==> inputs of zinc <==
==> flow/design.v <==
module bit_fifo #(parameter DEPTH = 768) (
	input clk,
	input reset,
	input din,
	input wr_en,
	input rd_en,
	output reg q,
	output empty,
	output full
);
	localparam AW = $clog2(DEPTH);
	localparam CW = $clog2(DEPTH+1);
	reg mem [0:DEPTH-1];
	reg [AW-1:0] wr_ptr;
	reg [AW-1:0] rd_ptr;
	reg [CW-1:0] count;
	wire do_wr = wr_en & ~full;
	wire do_rd = rd_en & ~empty;
	assign empty = (count == 0);
	assign full = (count == DEPTH);
	always @(posedge clk) begin
		if (do_wr)
			mem[wr_ptr] <= din;
	end
	always @(posedge clk) begin
		if (reset) begin
			wr_ptr <= 0;
			rd_ptr <= 0;
			count <= 0;
			q <= 0;
		end else begin
			if (do_wr)
				wr_ptr <= (wr_ptr == DEPTH-1) ? {AW{1'b0}} : wr_ptr + 1'b1;
			if (do_rd) begin
				q <= mem[rd_ptr];
				rd_ptr <= (rd_ptr == DEPTH-1) ? {AW{1'b0}} : rd_ptr + 1'b1;
			end
			if (do_wr & ~do_rd)
				count <= count + 1'b1;
			else if (do_rd & ~do_wr)
				count <= count - 1'b1;
		end
	end
endmodule
module ledDriver(input clk, input reset, output reg led, input data, input lastBit, input start, output finish, output reg read);
	reg running;
	reg resCounting;
	reg[4:0] count;
	always @(posedge clk) begin
		if (reset || ~running) begin
			count<=0;
		end else begin
			if (count!=24) begin
				count <= count + 1;
			end else begin
			 count <=0;
			end
		end
	end
  reg firstbit;
	always @(posedge clk) begin
	  if (reset) begin
	    running <= 0;
	    firstbit <= 1;	   
		read <= 0;
		resCounting <= 0;
	  end else begin
	    if (~running & start) begin
	      running <= 1;
	      firstbit <= 1;
	    end else if (running) begin
	      firstbit<=0;
	      if (lastBit && count==24) begin
	        running <= 0;
	        resCounting <= 1;	 
			read <= 0;
	      end else if (count==0 && ~firstbit) begin
			read <= 1;
	      end else read <= 0;
	    end else if (resCounting && finish) begin
	      resCounting <= 0;
	    end
	  end
	end
	always @(posedge clk) begin
		if (reset || ~running) begin
			led <= 0;
		end else begin
			if (count==0) begin
				led <= 1;
			end else if ( (count==8 && ~data) || (count==16 && data)) begin
				led<=0;
			end
		end
	end
	reg [10:0] resCounter;
	always @(posedge clk) begin
	  if (reset || ~resCounting) begin
	    resCounter<=0;
	  end else begin
	    resCounter <= resCounter+1;
	  end
	end
	assign finish = resCounter==11'h7FF;
endmodule
module ws2812_top(input clk, input reset, input spi_valid, input spi_data, output led);
	parameter NUM_LEDS = 32;
	localparam NUM_BITS = NUM_LEDS*24;
	reg switch;
	wire q1,q2;
	reg[12:0] writeCount;
	wire read;	
	wire write ;		   	   
	wire empty1, empty2;
	reg justSwitched;
	bit_fifo #(.DEPTH(NUM_BITS)) fifo1(
		.clk(clk),
		.reset(reset),
		.din(spi_data),
		.wr_en(spi_valid & ~switch & write),
		.rd_en(read & switch),
		.q(q1),
		.empty(empty1),
		.full()
	);	   
	bit_fifo #(.DEPTH(NUM_BITS)) fifo2(
		.clk(clk),
		.reset(reset),
		.din(spi_data),
		.wr_en(spi_valid & switch & write),
		.rd_en(read & ~switch),
		.q(q2),
		.empty(empty2),
		.full()
	);		  
	wire readData;
	assign readData = switch ? q1 : q2;
	wire empty;
	assign empty = switch ? empty1 : empty2;
	wire ledFinished;  
	wire readDriver;
	assign read = readDriver | justSwitched;
	ledDriver ledDriver_inst(
		.clk(clk),
		.reset(reset),
		.led(led),
		.data(readData),   
		.lastBit(empty),
		.start(justSwitched),
		.finish(ledFinished),
		.read(readDriver)				  
	);
	reg ledRealFinished;
	reg firstRun;
	always @(posedge clk) begin
		if (reset) begin
			firstRun <= 1;		 
			ledRealFinished <= 1;
		end else begin
			if (justSwitched) begin
				firstRun <= 0;				
			end
			if (ledFinished)
				ledRealFinished <= 1;
			else if (justSwitched)
				ledRealFinished <= 0;
		end
	end
	reg spiFinished;
	reg seenSwitch;
	assign write = ~spiFinished | (seenSwitch!=switch);	
	wire spiRealFinished;
	assign spiRealFinished = spiFinished & (seenSwitch==switch);
	always @(posedge clk) begin
		if (reset) begin 
			writeCount <= 0;
			spiFinished <= 0;
			seenSwitch <= 0;
		end else if (spi_valid) begin
			if (writeCount==NUM_BITS-1) begin   
				if (seenSwitch!=switch) begin
					writeCount <= 1;  
					spiFinished <= 0;
				end else begin
					spiFinished <= 1;
				end
			end else begin
				writeCount <= writeCount + 1;
				spiFinished <= 0;		 
				seenSwitch <= switch;
			end
		end
	end			 
	always @(posedge clk) begin
		if (reset) begin
			switch <= 0;			  
			justSwitched <= 0;
		end else begin	
			if ((firstRun | ledRealFinished) & spiRealFinished) begin
				switch <= ~switch;
				justSwitched <= 1;
			end else
				justSwitched <= 0;
		end
	end	
endmodule
==> flow/run.sh <==
#!/bin/bash
# the make line also repeats each setting of config.mk as NAME=value (left out here)
make -C /OpenROAD-flow-scripts/flow DESIGN_CONFIG=/design/flow/config.mk WORK_HOME=/design/flow/orfs CLKGATE_MAP_FILE= finish
==> flow/config.mk <==
export PLATFORM = sky130hd
export DESIGN_NAME = ws2812_top
export DESIGN_NICKNAME = ws2812_top
export VERILOG_FILES = /design/flow/design.v
export SDC_FILE = /design/flow/constraint.sdc
export NUM_CORES = 4
export LEC_CHECK = 0
export CAP_MARGIN = 40
export CELL_PAD_IN_SITES_DETAIL_PLACEMENT = 1
export CORE_MARGIN = 2
export CORE_UTILIZATION = 40
export CTS_CLUSTER_SIZE = 94
export GPL_ROUTABILITY_DRIVEN = 0
export HOLD_SLACK_MARGIN = -0.01
export MAX_ROUTING_LAYER = met4
export PLACE_DENSITY_LB_ADDON = 0.12
export SLEW_MARGIN = 20
==> flow/constraint.sdc <==
create_clock -name core_clock -period 48.9 [get_ports {clk}]
set_input_delay 9.7800 -clock core_clock [delete_from_list [all_inputs] [get_ports {clk}]]
set_output_delay 9.7800 -clock core_clock [all_outputs]
set_load 0.01 [all_outputs]
==> sierra (differences from zinc) <==
Settings changed: CTS_CLUSTER_DIAMETER from default to 324, CTS_CLUSTER_SIZE 94 to 26, HOLD_SLACK_MARGIN -0.01 to default, PLACE_DENSITY_LB_ADDON 0.12 to 0.15, SETUP_SLACK_MARGIN from default to 5.0, SLEW_MARGIN 20 to 0, TNS_END_PERCENT from default to 80.
==> harbor (differences from zinc) <==
Settings changed: CAP_MARGIN 40 to 20, CELL_PAD_IN_SITES_DETAIL_PLACEMENT 1 to default, CORE_UTILIZATION 40 to 70, CTS_CLUSTER_SIZE 94 to 73, GPL_ROUTABILITY_DRIVEN 0 to 1, HOLD_SLACK_MARGIN -0.01 to default, MAX_ROUTING_LAYER met4 to default, PLACE_DENSITY_LB_ADDON 0.12 to 0.0, SETUP_SLACK_MARGIN from default to 2.2.
==> flow/constraint.sdc (replaced) <==
create_clock -name core_clock -period 7.69 [get_ports {clk}]
set_input_delay 1.5380 -clock core_clock [delete_from_list [all_inputs] [get_ports {clk}]]
set_output_delay 1.5380 -clock core_clock [all_outputs]
set_load 0.01 [all_outputs]
==> impl_metrics.py <==
# Synthesis and PnR figures
metrics = {
    "outcome": {
        "status": "timing/DRC/antenna clean",
    },
    "run": {
        "log.warning_count": 41,
    },
    "worst_setup_path": {
        "critPathRequiredTime_ps": 49630,
    },
    "sta": {
        "rsz0062_at_grt": "no",
        "relSlewSlack_pct": 23.4,
    },
    "power_and_ir_drop": {
        "switching_share_pct": 20.6,
    },
}
The numbers above come from zinc.

==> impl_metrics.py <==
# Synthesis and PnR figures
metrics = {
    "outcome": {
        "status": "timing/DRC/antenna clean",
    },
    "placement": {
        "preCtsSetupSlack_ps": 34150,
    },
    "power_and_ir_drop": {
        "p_seq_share_pct": 66.5,
        "switching_share_pct": 20.7,
    },
    "worst_setup_path": {
        "critPathRequiredTime_ps": 49410,
    },
    "sta": {
        "rsz0062_at_grt": "no",
    },
}
The numbers above come from sierra.

==> impl_metrics.py <==
# Synthesis and PnR figures
metrics = {
    "sta": {
        "worst_pin_slew_ps": 1330,
        "rsz0062_at_grt": "yes",
        "relSlewSlack_pct": 11.2,
    },
    "floorplanning": {
        "die_area_mm2": 0.105,
    },
    "power_and_ir_drop": {
        "switching_share_pct": 19.8,
    },
    "run": {
        "log.warning_count": 52,
    },
    "worst_setup_path": {
        "critPathRequiredTime_ps": 8360,
    },
    "outcome": {
        "status": "timing/DRC/antenna clean",
    },
    "drt": {
        "top_layer_used": "met4",
    },
}
The numbers above come from harbor.


========
==> inputs of maple <==
// ws2812_top: RTL as listed in full above, without the edits since
==> flow/config.mk <==
export PLATFORM = sky130hd
export DESIGN_NAME = ws2812_top
export DESIGN_NICKNAME = ws2812_top
export VERILOG_FILES = /design/flow/design.v
export SDC_FILE = /design/flow/constraint.sdc
export NUM_CORES = 4
export LEC_CHECK = 0
export CAP_MARGIN = 20
export CORE_MARGIN = 2
export CORE_UTILIZATION = 21
export PLACE_DENSITY = 0.6
export SLEW_MARGIN = 20
==> flow/constraint.sdc <==
create_clock -name core_clock -period 57.0 [get_ports {clk}]
set_input_delay 11.4000 -clock core_clock [delete_from_list [all_inputs] [get_ports {clk}]]
set_output_delay 11.4000 -clock core_clock [all_outputs]
set_load 0.01 [all_outputs]
run.sh (not shown) runs the stock make flow with config.mk's settings and CLKGATE_MAP_FILE=.
==> inputs of juniper, as changes to maple <==
--- a/flow/config.mk
+++ b/flow/config.mk
@@ -8,5 +8,9 @@
 export CAP_MARGIN = 20
+export CORE_ASPECT_RATIO = 0.71
 export CORE_MARGIN = 2
-export CORE_UTILIZATION = 21
-export PLACE_DENSITY = 0.6
+export CORE_UTILIZATION = 72
+export CTS_CLUSTER_SIZE = 72
+export GPL_ROUTABILITY_DRIVEN = 1
+export PLACE_DENSITY_LB_ADDON = 0.0
+export SETUP_SLACK_MARGIN = -0.38
 export SLEW_MARGIN = 20
==> flow/constraint.sdc (replaced) <==
create_clock -name core_clock -period 7.51 [get_ports {clk}]
set_input_delay 1.5020 -clock core_clock [delete_from_list [all_inputs] [get_ports {clk}]]
set_output_delay 1.5020 -clock core_clock [all_outputs]
set_load 0.01 [all_outputs]
==> inputs of ember, as changes to maple <==
--- a/flow/config.mk
+++ b/flow/config.mk
@@ -7,6 +7,8 @@
 export LEC_CHECK = 0
-export CAP_MARGIN = 20
+export CAP_MARGIN = 40
 export CORE_MARGIN = 2
-export CORE_UTILIZATION = 21
-export PLACE_DENSITY = 0.6
+export CORE_UTILIZATION = 40
+export HOLD_SLACK_MARGIN = -0.01
+export MAX_ROUTING_LAYER = met4
+export PLACE_DENSITY_LB_ADDON = 0.12
 export SLEW_MARGIN = 20
==> flow/constraint.sdc (replaced) <==
create_clock -name core_clock -period 48.9 [get_ports {clk}]
set_input_delay 9.7800 -clock core_clock [delete_from_list [all_inputs] [get_ports {clk}]]
set_output_delay 9.7800 -clock core_clock [all_outputs]
set_load 0.01 [all_outputs]
==> qor summary <==
Max Used Layer: ember met4; juniper met5; maple met5
Average wire per cell in the routed design: ember 25.7 um; juniper 27.5 um; maple 18.6 um
Layout Nets: ember 5125; juniper 5041; maple 5055
Critical register-to-register path endpoint: ember fifo2.q$_SDFFE_PP0P_; juniper fifo1.count[8]$_SDFFE_PP0P_; maple fifo1.count[8]$_SDFFE_PP0P_
Int Pwr: ember 0.00228 W; juniper 0.0141 W; maple 0.00193 W
Switching part of the total: ember 0.207; juniper 0.196; maple 0.205
Rows: ember 155; juniper 97; maple 214
Number of filler cells placed in the layout: ember 16.2k; juniper 5789; maple 35.2k
Clock buf/inv share: ember 0.0698; juniper 0.0587; maple 0.0662
Clock group: ember 0.00130 W; juniper 0.00726 W; maple 0.00108 W
Status: ember timing/DRC/antenna clean; juniper timing/DRC/antenna clean; maple timing/DRC/antenna clean
Met3 GRT Util: ember 0.0286; juniper 0.0975; maple 0.0173
Placed cell count: ember 7257; juniper 6189; maple 9380
Largest net degree at the start of global routing: ember 263; juniper 287; maple 254
Capturing element of the worst setup path: ember fifo1.count[8]$_SDFFE_PP0P_; juniper fifo1.count[8]$_SDFFE_PP0P_; maple fifo2.count[8]$_SDFFE_PP0P_
Comb area share: ember 0.266; juniper 0.276; maple 0.260
Reg2Reg Depth: ember 10; juniper 17; maple 17

========
==> inputs of run a <==
Starts from the design.v that is shown in full above.
clock: 10.2 ns
lec_check: 0
abc_area: 1
cap_margin: 30
core_aspect_ratio: 1.32
core_margin: 2
core_utilization: 72
cts_cluster_diameter: 353
cts_cluster_size: 10
place_density_lb_addon: 0.2
setup_slack_margin: 2.98
slew_margin: 20
==> run b: changes against run a <==
==> flow/config.mk (replaced) <==
export PLATFORM = sky130hd
export DESIGN_NAME = ws2812_top
export DESIGN_NICKNAME = ws2812_top
export VERILOG_FILES = /design/flow/design.v
export SDC_FILE = /design/flow/constraint.sdc
export NUM_CORES = 4
export LEC_CHECK = 0
export CAP_MARGIN = 20
export CORE_MARGIN = 2
export CORE_UTILIZATION = 72
export CTS_CLUSTER_DIAMETER = 213
export PLACE_DENSITY = 0.6
export SETUP_SLACK_MARGIN = 2.2
export SLEW_MARGIN = 20
==> flow/constraint.sdc (replaced) <==
create_clock -name core_clock -period 7.51 [get_ports {clk}]
set_input_delay 1.5020 -clock core_clock [delete_from_list [all_inputs] [get_ports {clk}]]
set_output_delay 1.5020 -clock core_clock [all_outputs]
set_load 0.01 [all_outputs]
==> run c: changes against run a <==
==> flow/config.mk (replaced) <==
export PLATFORM = sky130hd
export DESIGN_NAME = ws2812_top
export DESIGN_NICKNAME = ws2812_top
export VERILOG_FILES = /design/flow/design.v
export SDC_FILE = /design/flow/constraint.sdc
export NUM_CORES = 4
export LEC_CHECK = 0
export CAP_MARGIN = 20
export CORE_MARGIN = 2
export CORE_UTILIZATION = 53
export GPL_ROUTABILITY_DRIVEN = 1
export PLACE_DENSITY_LB_ADDON = 0.01
export SETUP_SLACK_MARGIN = 3.04
export SLEW_MARGIN = 20
==> flow/constraint.sdc (replaced) <==
create_clock -name core_clock -period 11.3 [get_ports {clk}]
set_input_delay 2.2600 -clock core_clock [delete_from_list [all_inputs] [get_ports {clk}]]
set_output_delay 2.2600 -clock core_clock [all_outputs]
set_load 0.01 [all_outputs]
==> results_dict.tcl <==
# yosys + openroad results
set metrics [dict create \
    status "timing/DRC/antenna clean" \
    sw_frac_of_total_pct 20.33 \
    yosys.area_share.simple_pct 11.87 \
    finalNonFillerCells 6952 \
    mappedNetlistNets 5219 \
]
-- figures above: run c

==> results_dict.tcl <==
# yosys + openroad results
set metrics [dict create \
    status "timing/DRC/antenna clean" \
    timing.hold.worst.class "reg -> reg" \
    power.static_leakage_uw 0.02761 \
    sw_frac_of_total_pct 20.92 \
    floorplan.die.width_um 285.3 \
    mappedNetlistNets 7970 \
    hold_depth 1 \
]
-- figures above: run a

==> results_dict.tcl <==
# yosys + openroad results
set metrics [dict create \
    netlist.top_cell.by_instances "sky130_fd_sc_hd__nor2_1" \
    sw_frac_of_total_pct 20.07 \
    mappedNetlistNets 5219 \
    status "timing/DRC/antenna clean" \
    fin_ws_ns 2.656 \
    clk_share_pct 6.513 \
    cts_sinks 1638 \
    final_hold_viol_count 0 \
    busiest_layer "met1" \
]
-- figures above: run b


========
==> inputs of job 6571 <==
// ws2812_top: RTL as listed in full above, without the edits since
Settings: LEC_CHECK=0, CAP_MARGIN=20, CORE_MARGIN=2, CORE_UTILIZATION=72, CTS_CLUSTER_DIAMETER=213, CTS_CLUSTER_SIZE=10, PLACE_DENSITY=0.6, SETUP_SLACK_MARGIN=2.2, SLEW_MARGIN=40; clock period 7.51 ns.
==> job 7532 (differences from job 6571) <==
- ABC_AREA: not set -> 1
- CORE_UTILIZATION: 72 -> 71
- CTS_CLUSTER_DIAMETER: 213 -> not set
- CTS_CLUSTER_SIZE: 10 -> not set
- PLACE_DENSITY: 0.6 -> 0.42
- SETUP_SLACK_MARGIN: 2.2 -> not set
- SLEW_MARGIN: 40 -> 20
- TNS_END_PERCENT: not set -> 10
==> flow/constraint.sdc (replaced) <==
create_clock -name core_clock -period 8.17 [get_ports {clk}]
set_input_delay 1.6340 -clock core_clock [delete_from_list [all_inputs] [get_ports {clk}]]
set_output_delay 1.6340 -clock core_clock [all_outputs]
set_load 0.01 [all_outputs]
==> comparison <==
- Between job 6571 and job 7532, the lower hold slack is in job 7532 (gap 0.0066 ns).
- Against job 7532, the synthesized area of job 6571 is smaller by about 5%.
- Between job 7532 and job 6571, the lower final cell count is in job 6571 (gap about 43%, measured against job 6571).
- Between job 7532 and job 6571, the lower clock-buffer cell count is in job 7532 (gap 15).
- Against job 7532, the combinational power of job 6571 is lower by 59%.
- Of job 7532 and job 6571, job 7532 has the higher cell area (gap about 4%, measured against job 6571).
- In job 7532 the utilization is lower than in job 6571, by 2.2 points.
- Between job 7532 and job 6571, the lower sequential power is in job 7532 (gap about 8%, measured against job 6571).
- Flip-flop count is the same in job 6571 and job 7532.
- In job 6571 the wire length is lower than in job 7532, by about 9%.
==> figures <==
metric                                                                                        job 7532                 job 6571
Status                                                                        timing/DRC/antenna clean  timing/DRC/antenna clean
Adders+Majority by Area                                                                         0.586%                   0.616%
Largest net degree at the start of global routing                                                  284                      247
Worst reg2reg path endpoint                                                             fifo2.count[7]           fifo2.count[8]
Basic-gate share of the synthesized area counting and, or, nand and nor cells                    24.6%                    11.9%
Endpoint of the worst setup timing path                                                 fifo2.count[7]           fifo2.count[8]
Area of the synthesized netlist per yosys stat                                              75,200 µm²               71,500 µm²
Latest clock arrival within the worst-skew pair                                                0.78 ns                  0.79 ns
Number of rows in the core area                                                                    119                      115
First-pass detailed-route iteration total                                                            6                        7
Mux cell area share after synthesis                                                            0.0266%                    13.3%
Part of the power in registers                                                                   54.2%                    55.3%
Sequential fraction of total cell area                                                           59.9%                    62.2%
End of the worst hold path                                                     ledDriver_inst.firstbit  ledDriver_inst.count[0]
Global Route met1 Usage                                                                          50.8%                    52.3%
Vertical die dimension                                                                          329 µm                   319 µm
Hold Path Origin                                                                ledDriver_inst.running  ledDriver_inst.count[0]
Maximum fanout count along the critical path                                                        11                        9
Buffer share of cell area                                                                        1.56%                    1.57%
Number of distinct standard cells referenced by the synthesized netlist                             58                       70
Share of the synthesized area in the top cell type                                               61.3%                    64.6%
No activity file was given, so power comes from the tool's default toggle rates.
